==> run G: inputs <==
==> flow/design.v <==
`timescale 1ns/1ps
module processor(a,b,instruction,clk,rst,y);
    input [31:0] a,b;
    input [31:0] instruction;
    input clk, rst;
    wire [31:0] rs1, rs2;
    output [31:0] y;
    wire [31:0] rd;
    wire [4:0] rs1_address, rs2_address, rd_address;
    wire [6:0] opcode, p;
    wire [2:0] func;
    wire [3:0] cs;
    instruction_decoder id(instruction,opcode,clk,p,func,rs1_address,rs2_address,rd_address);
    register_bank rg(a,b,rs1_address,rs2_address,rd_address,rd,rs1,rs2,rst,clk);
    controller cn(p,func,cs);
    alu ar(rs1,rs2,cs,rd,y);
endmodule
`timescale 1ns/1ps
module instruction_decoder(instruction,opcode,clk,p,func,rs1_address,rs2_address,rd_address);
    input [31:0] instruction;
    input clk;
    output reg [6:0] opcode, p;
    output reg [2:0] func;
    output reg [4:0] rs1_address, rs2_address, rd_address;
    always@(instruction) begin
        opcode = instruction[6:0];
        p = instruction[31:25];
        func = instruction[14:12];
        rs1_address = instruction[19:15];
        rs2_address = instruction[24:20];
        rd_address = instruction[11:7];
    end
endmodule
`timescale 1ns/1ps
module register_bank (a,b,rs1_address,rs2_address,rd_address,rd,rs1,rs2,rst,clk);
    input [31:0] a,b,rd;
    input [4:0] rs1_address,rs2_address,rd_address;
    input rst,clk;
    output reg [31:0] rs1,rs2;
    always@(posedge clk) begin
        if(rst==0) begin
            rs1 <= (rs1_address==rs2_address) ? b : a;
            rs2 <= b;
        end
    end
endmodule
`timescale 1ns/1ps
module controller(p,func,cs);
    input [2:0] func;
    input [6:0] p;
    output reg [3:0] cs;
    always@(func,p) begin
        cs = {p[5],func};
    end
endmodule
`timescale 1ns/1ps
module alu(rs1,rs2,cs,rd,y);
    input [3:0] cs;
    output reg [31:0] y;
    input [31:0] rs1, rs2;
    output reg [31:0] rd;
    wire signed [31:0] sA = rs1;
    wire signed [31:0] sB = rs2;
    parameter
      ADD = 4'b0000,
      SUB = 4'b1000,
      SLL = 4'b0001,
      SLT = 4'b0010,
      SLTU = 4'b0011,
      XOR = 4'b0100,
      SRL = 4'b0101,
      SRA = 4'b1101,
      OR = 4'b0110,
      AND = 4'b0111;
    always@(cs,rs1,rs2) begin
    case(cs)
        ADD: begin
            rd = rs1+rs2;
            y=rd;
        end
        SUB: begin
            rd = rs1-rs2;
            y=rd;
        end
        SLL:begin
            rd = rs1 << rs2[4:0];
            y=rd;
        end
        SLT: begin
            rd = {31'd0,(sA < sB)};
            y=rd;
        end
        SLTU: begin
            rd = {31'd0,(rs1 < rs2)};
            y=rd;
        end
        XOR: begin
            rd = rs1 ^ rs2;
            y=rd;
        end
        SRL: begin
            rd = rs1 >> rs2[4:0];
            y=rd;
        end
        SRA: begin
            rd = sA >>> rs2[4:0];
            y=rd;
        end
        OR: begin
            rd = rs1 | rs2;
            y=rd;
        end
        AND: begin
            rd = rs1 & rs2;
            y=rd;
        end
        default: begin
            rd = 0; y=rd;
        end
    endcase
    end
endmodule
==> flow/run.sh <==
#!/bin/bash
# the make line also repeats each setting of config.mk as NAME=value (left out here)
make -C /OpenROAD-flow-scripts/flow DESIGN_CONFIG=/design/flow/config.mk WORK_HOME=/design/flow/orfs CLKGATE_MAP_FILE= finish
==> flow/config.mk <==
export PLATFORM = sky130hd
export DESIGN_NAME = processor
export DESIGN_NICKNAME = processor
export VERILOG_FILES = /design/flow/design.v
export SDC_FILE = /design/flow/constraint.sdc
export NUM_CORES = 4
export LEC_CHECK = 0
export CAP_MARGIN = 20
export CELL_PAD_IN_SITES_DETAIL_PLACEMENT = 1
export CORE_MARGIN = 2
export CORE_UTILIZATION = 40
export PLACE_DENSITY_LB_ADDON = 0.09
export SLEW_MARGIN = 35
export TNS_END_PERCENT = 50
==> flow/constraint.sdc <==
create_clock -name core_clock -period 7.0 [get_ports {clk}]
set_input_delay 1.4000 -clock core_clock [delete_from_list [all_inputs] [get_ports {clk}]]
set_output_delay 1.4000 -clock core_clock [all_outputs]
set_load 0.01 [all_outputs]
==> run Z (differences from run G) <==
Settings changed: CELL_PAD_IN_SITES_DETAIL_PLACEMENT 1 to not set, CORE_UTILIZATION 40 to 58, PLACE_DENSITY_LB_ADDON 0.09 to not set, SLEW_MARGIN 35 to 20, TNS_END_PERCENT 50 to not set.
==> flow/constraint.sdc (replaced) <==
create_clock -name core_clock -period 3.97 [get_ports {clk}]
set_input_delay 0.7940 -clock core_clock [delete_from_list [all_inputs] [get_ports {clk}]]
set_output_delay 0.7940 -clock core_clock [all_outputs]
set_load 0.01 [all_outputs]
==> results <==
item                                                                        run Z                      run G
Placed wire-length estimate                                              39100 um                   37000 um
Starting utilization of the core area                                       59.0%                      40.8%
Area fraction in xor and xnor cells                                         1.27%                      1.27%
Total die area                                                          20100 um2                  28800 um2
Setup slack at placement                                                -0.567 ns                   0.672 ns
Number of instances in the placed design                                     1988                       1791
Total cell area at the placement stage                                  14700 um2                  12500 um2
Adder Area Share                                                            11.5%                      11.5%
Routability Congestion                                                       1.07                      0.988
Number of buffers inserted during clock tree synthesis                          9                          9
Chip Width                                                                 142 um                     170 um
Biggest area consumer among synthesized cells           sky130_fd_sc_hd__edfxtp_1  sky130_fd_sc_hd__edfxtp_1
Setup fix buffers added after clock tree synthesis                             50                          0
Row count                                                                      50                         60
Die Y                                                                      142 um                     170 um
CORE AREA                                                               18600 um2                  27000 um2
Number of ports placed on the die boundary                                    130                        130
Result of the run                                          stopped before the end  no timing/DRC/antenna violations
Stage where the flow stopped                                       global routing                          -
Count of buffers inserted at the top-level ports                              111                        111
Number of instances resized during post-cts repair                            292                          0

========
==> 12-18 <==
Starts from the design.v that is shown in full above.
clock: 3.52 ns
lec_check: 0
cap_margin: 20
core_margin: 2
core_utilization: 58
setup_slack_margin: 1.03
slew_margin: 20
run.sh (not shown) runs the stock make flow with config.mk's settings and CLKGATE_MAP_FILE=.
==> 02-01 (differences from 12-18) <==
CORE_UTILIZATION = 40   (was 58)
SETUP_SLACK_MARGIN = unset   (was 1.03)
==> flow/constraint.sdc (replaced) <==
create_clock -name core_clock -period 7.0 [get_ports {clk}]
set_input_delay 1.4000 -clock core_clock [delete_from_list [all_inputs] [get_ports {clk}]]
set_output_delay 1.4000 -clock core_clock [all_outputs]
set_load 0.01 [all_outputs]
==> flow_metrics.py <==
# Flow results
metrics = {
    "run_status": {
        "outcome": "complete, no violations",
    },
    "floorplan": {
        "die-width_um": 170,
        "die_h_um": 170,
        "fp-utilization_pct": 40.8,
        "chipArea_sq_mm": 0.0288,
    },
    "placed_design": {
        "dpl-instance-area_sq_mm": 0.0124,
        "place_inst": 1786,
        "dp_slack_ps": 957,
        "dpl.hpwl_um": 34300,
    },
    "global_route": {
        "met1_usage_pct": 43.6,
        "met3_usage_pct": 5.91,
        "met2_usage_pct": 45.4,
    },
    "clock_tree": {
        "postCtsSetupBuffers": 0,
    },
}
# the run above: 02-01

==> flow_metrics.py <==
# Auto-generated metrics
metrics = {
    "synth": {
        "yosys_warnings": 4,
    },
    "placed_design": {
        "dpl.hpwl_um": 40800,
        "dpl-instance-area_sq_mm": 0.0155,
        "place_inst": 2068,
        "dp_slack_ps": -759,
    },
    "global_route": {
        "met2_usage_pct": 94.4,
        "grt_util_all_layers_pct": 80.8,
        "met3_usage_pct": 67.7,
        "met1_usage_pct": 81.1,
    },
    "floorplan": {
        "die_h_um": 142,
        "fp-utilization_pct": 59.0,
        "die-width_um": 142,
        "chipArea_sq_mm": 0.0201,
    },
    "run_status": {
        "toolErrorMsg": "[ERROR GRT-0116] Global routing finished with congestion. Check the congestion regions in the DRC Viewer.",
        "stop_stage": "5_1_grt",
        "outcome": "did not finish",
    },
    "clock_tree": {
        "postCtsSetupBuffers": 64,
    },
}
# the run above: 12-18

